## build 78
Design agc_ref_correction, start of the top module:
module agc_ref_correction(
	input signed [11:0] ip_data, 
	input ip_clock,
	input ip_reset, 
	output [11:0] op_data
);
Size: about 2,600 cells after synthesis, roughly 460 flip-flops, roughly 26 I/O pins.
export LEC_CHECK = 0
export ABC_AREA = 1
export CAP_MARGIN = 20
export CELL_PAD_IN_SITES_DETAIL_PLACEMENT = 1
export CORE_ASPECT_RATIO = 1.31
export CORE_MARGIN = 2
export CORE_UTILIZATION = 32
export CTS_CLUSTER_SIZE = 62
export MAX_ROUTING_LAYER = met4
export MIN_ROUTING_LAYER = met1
export PLACE_DENSITY_LB_ADDON = 0.27
export SETUP_SLACK_MARGIN = 2.04
export SLEW_MARGIN = 20
export TNS_END_PERCENT = 10
create_clock -name core_clock -period 9.01 [get_ports {ip_clock}]
run.sh (not shown) runs the stock make flow with config.mk's settings and CLKGATE_MAP_FILE=.
Changes in build 30 relative to build 78:
- SETUP_SLACK_MARGIN: 2.04 -> unset
- CORE_UTILIZATION: 32 -> 72
- CORE_ASPECT_RATIO: 1.31 -> unset
- MIN_ROUTING_LAYER: met1 -> unset
- PLACE_DENSITY_LB_ADDON: 0.27 -> 0.08
- MAX_ROUTING_LAYER: met4 -> unset
- TNS_END_PERCENT: 10 -> unset
- CTS_CLUSTER_SIZE: 62 -> 14
- CELL_PAD_IN_SITES_DETAIL_PLACEMENT: 1 -> unset
- the clock period (ns, I/O delays scaled along): 9.01 -> 6.0
Results
No crash in build 30: every stage finished, but the layout fails its final checks due to negative setup slack.
The run with more routed wire is build 30, not build 78.
Build 30 against build 78: iteration tally of the first detailed-router pass saw an increase, number of cells in the design after placement saw a decrease, combined area of all synthesized cells saw little to no change, post-route cell area saw an increase.
Build 30 against build 78: clock tree buffer count of the final layout roughly the same; via count has increased.
What build 28 does differently from build 30 at the input level:
- SETUP_SLACK_MARGIN newly set to 1.8
- PLACE_DENSITY_LB_ADDON changed from 0.08 to 0.01
- CTS_CLUSTER_SIZE changed from 14 to 72
- the clock period (ns, I/O delays scaled along) changed from 6.0 to 6.24
- Build 28: flow complete, layout not clean; failing: negative setup slack
- Required time of the critical path: build 28 vs build 30 up 240 ps
- Count of plain and timing-repair buffers in the layout grows by a few percent when moving from build 30 to build 28.
- Largest net degree at the start of global routing, build 28 vs build 30: down by more than 10%
- Compared with build 30, build 28 ends up with more cell area.
- Of the two values seen for worst setup path startpoint, abs_block_inst.reg_op_abs[2]$_DFF_PN0_ was produced by build 30 and power_estimation_inst.reg_delay[0]$_DFF_PN0_ by build 28.
- Global routing usage summed across all routing layers was higher in build 28 than in build 30.
> inputs changed (build 28 -> build 48)
- GPL_ROUTABILITY_DRIVEN: unset -> 0
- CTS_CLUSTER_SIZE: 72 -> unset
- SETUP_SLACK_MARGIN: 1.8 -> 1.29
- the clock period (ns, I/O delays scaled along): 6.24 -> 4.44
### Flow results
Status build 48: flow complete, layout not clean - negative setup slack. Global-route wire length before repair of build 48 exceeds that of build 28 by a few percent. [compare] base=build 28 new=build 48: worst hold-check slack lower, total wirelength of the detailed-routed design increased about 12%, final clock period utilization by the worst path went up 44 points. Compared with build 28, in build 48 count of final setup violators rose by 12; routed wire length on met3 rose by 34%; signed area change from the synthesized netlist to the final layout rose by 4.3 points; register cell area after layout stayed essentially flat. Setup slack ended up 1780 ps lower on build 48 than on build 28.

== run A ==
agc_ref_correction again, from the RTL that the note above started with.
Settings: LEC_CHECK=0, ABC_AREA=1, CAP_MARGIN=20, CORE_MARGIN=2, CORE_UTILIZATION=72, CTS_CLUSTER_SIZE=72, GPL_ROUTABILITY_DRIVEN=0, HOLD_SLACK_MARGIN=0.3, PLACE_DENSITY_LB_ADDON=0.01, SETUP_SLACK_MARGIN=-0.21, SLEW_MARGIN=20; clock period 4.44 ns.
From the logs: run A reached the end of the flow and failed the layout checks with setup timing.
Setup changes, run A to run B
# run A
export LEC_CHECK = 0
export ABC_AREA = 1
export CAP_MARGIN = 20
export CORE_MARGIN = 2
export CORE_UTILIZATION = 72
export CTS_CLUSTER_SIZE = 72
export GPL_ROUTABILITY_DRIVEN = 0
export HOLD_SLACK_MARGIN = 0.3
export PLACE_DENSITY_LB_ADDON = 0.01
export SETUP_SLACK_MARGIN = -0.21
export SLEW_MARGIN = 20
create_clock -name core_clock -period 4.44 [get_ports {ip_clock}]
# run B
export LEC_CHECK = 0
export CAP_MARGIN = 20
export CORE_MARGIN = 2
export CORE_UTILIZATION = 40
export PLACE_DENSITY = 0.6
export SLEW_MARGIN = 20
create_clock -name core_clock -period 10.0 [get_ports {ip_clock}]
--- outcome ---
Run B: all stages complete, timing, DRC and antenna checks passed. The layout from run A, despite a flow that completed every stage, fails the layout checks, with the failing checks listed as setup timing. Vias: run B below run A. Run B vs. run A: post-synthesis share of cell area spent on full adders, half adders and majority gates shows an increase of 1.4 points. Between run B and run A, the final clock period utilization by the worst path is lower for run B. Run B has more setup slack than run A. Summary of run B over run A: wire length reported by the detailed router down about 30%, global-route usage down 21 points. Changes observed in run B relative to run A: CTS buffer count increased by 3 relative to the old numbers, combinational gate count now sits lower, final number of setup-violating endpoints down 24, summed standard-cell area reported by yosys went down.
Inputs modified between run B and run C:
# run B
export LEC_CHECK = 0
export CAP_MARGIN = 20
export CORE_MARGIN = 2
export CORE_UTILIZATION = 40
export PLACE_DENSITY = 0.6
export SLEW_MARGIN = 20
create_clock -name core_clock -period 10.0 [get_ports {ip_clock}]
# run C
export LEC_CHECK = 0
export CAP_MARGIN = 15
export CELL_PAD_IN_SITES_DETAIL_PLACEMENT = 2
export CELL_PAD_IN_SITES_GLOBAL_PLACEMENT = 2
export CORE_MARGIN = 4
export CORE_UTILIZATION = 40
export CTS_CLUSTER_SIZE = 37
export GPL_TIMING_DRIVEN = 0
export MAX_ROUTING_LAYER = met5
export PLACE_DENSITY_LB_ADDON = 0.08
export SLEW_MARGIN = 10
create_clock -name core_clock -period 10.0 [get_ports {ip_clock}]
- Cmp run B and run C / transition at the pin with the smallest max-transition slack / higher: run B
- Higher initial antenna violation count among run B and run C: run C
- Diff run C..run B | area of the synthesized netlist per yosys stat | unchanged
- Delta (run C minus run B): cell count saw an increase, number of clock buffer instances in the layout saw an increase.
Relative to run C, the following input files were edited for run D:
# run C
export LEC_CHECK = 0
export CAP_MARGIN = 15
export CELL_PAD_IN_SITES_DETAIL_PLACEMENT = 2
export CELL_PAD_IN_SITES_GLOBAL_PLACEMENT = 2
export CORE_MARGIN = 4
export CORE_UTILIZATION = 40
export CTS_CLUSTER_SIZE = 37
export GPL_TIMING_DRIVEN = 0
export MAX_ROUTING_LAYER = met5
export PLACE_DENSITY_LB_ADDON = 0.08
export SLEW_MARGIN = 10
create_clock -name core_clock -period 10.0 [get_ports {ip_clock}]
# run D
export LEC_CHECK = 0
export CAP_MARGIN = 20
export CORE_MARGIN = 2
export CORE_UTILIZATION = 44
export PLACE_DENSITY = 0.6
export SLEW_MARGIN = 20
create_clock -name core_clock -period 5.67 [get_ports {ip_clock}]
Results
On share of the core filled with cells in the final layout: between run C and run D, it ends up lower for run C. Delta(critical path depth, run D - run C) > 0. Run D ran in full, but the layout does not pass; the checks complain about setup timing. After synthesis and placement, the instance count of run D is above that of run C. [compare] base=run C new=run D: endpoint arrival time on the critical path went down by 1140 ps, area of placed instances shows an increase of 3.6%. Compared with run C, via count in run D increased slightly. In the reports for run C and run D, the smaller setup slack of the most critical reg-to-reg path belongs to run D. Compare run C and run D | post-route cell area higher: run D.
What run E does differently from run D at the input level:
# run D
export LEC_CHECK = 0
export CAP_MARGIN = 20
export CORE_MARGIN = 2
export CORE_UTILIZATION = 44
export PLACE_DENSITY = 0.6
export SLEW_MARGIN = 20
create_clock -name core_clock -period 5.67 [get_ports {ip_clock}]
# run E
export LEC_CHECK = 0
export CAP_MARGIN = 20
export CORE_MARGIN = 2
export CORE_UTILIZATION = 40
export PLACE_DENSITY = 0.6
export SLEW_MARGIN = 20
create_clock -name core_clock -period 9.98 [get_ports {ip_clock}]
Results
Of run D and run E, only run E finishes the flow clean.
Although run D finished all stages, its layout failed final checks on setup timing.
Relative to run D, global router's overall resource usage decreased by 2.2 points in run E.
Looking at detailed-route wire length across both flows, run E is the stronger of the two, with run D trailing.
Run D → run E: cell area saw a decrease; final setup violation count saw a decrease; time the final worst path needs with I/O delays and setup saw an increase; core utilization saw a decrease; sequential share of layout area saw an increase.
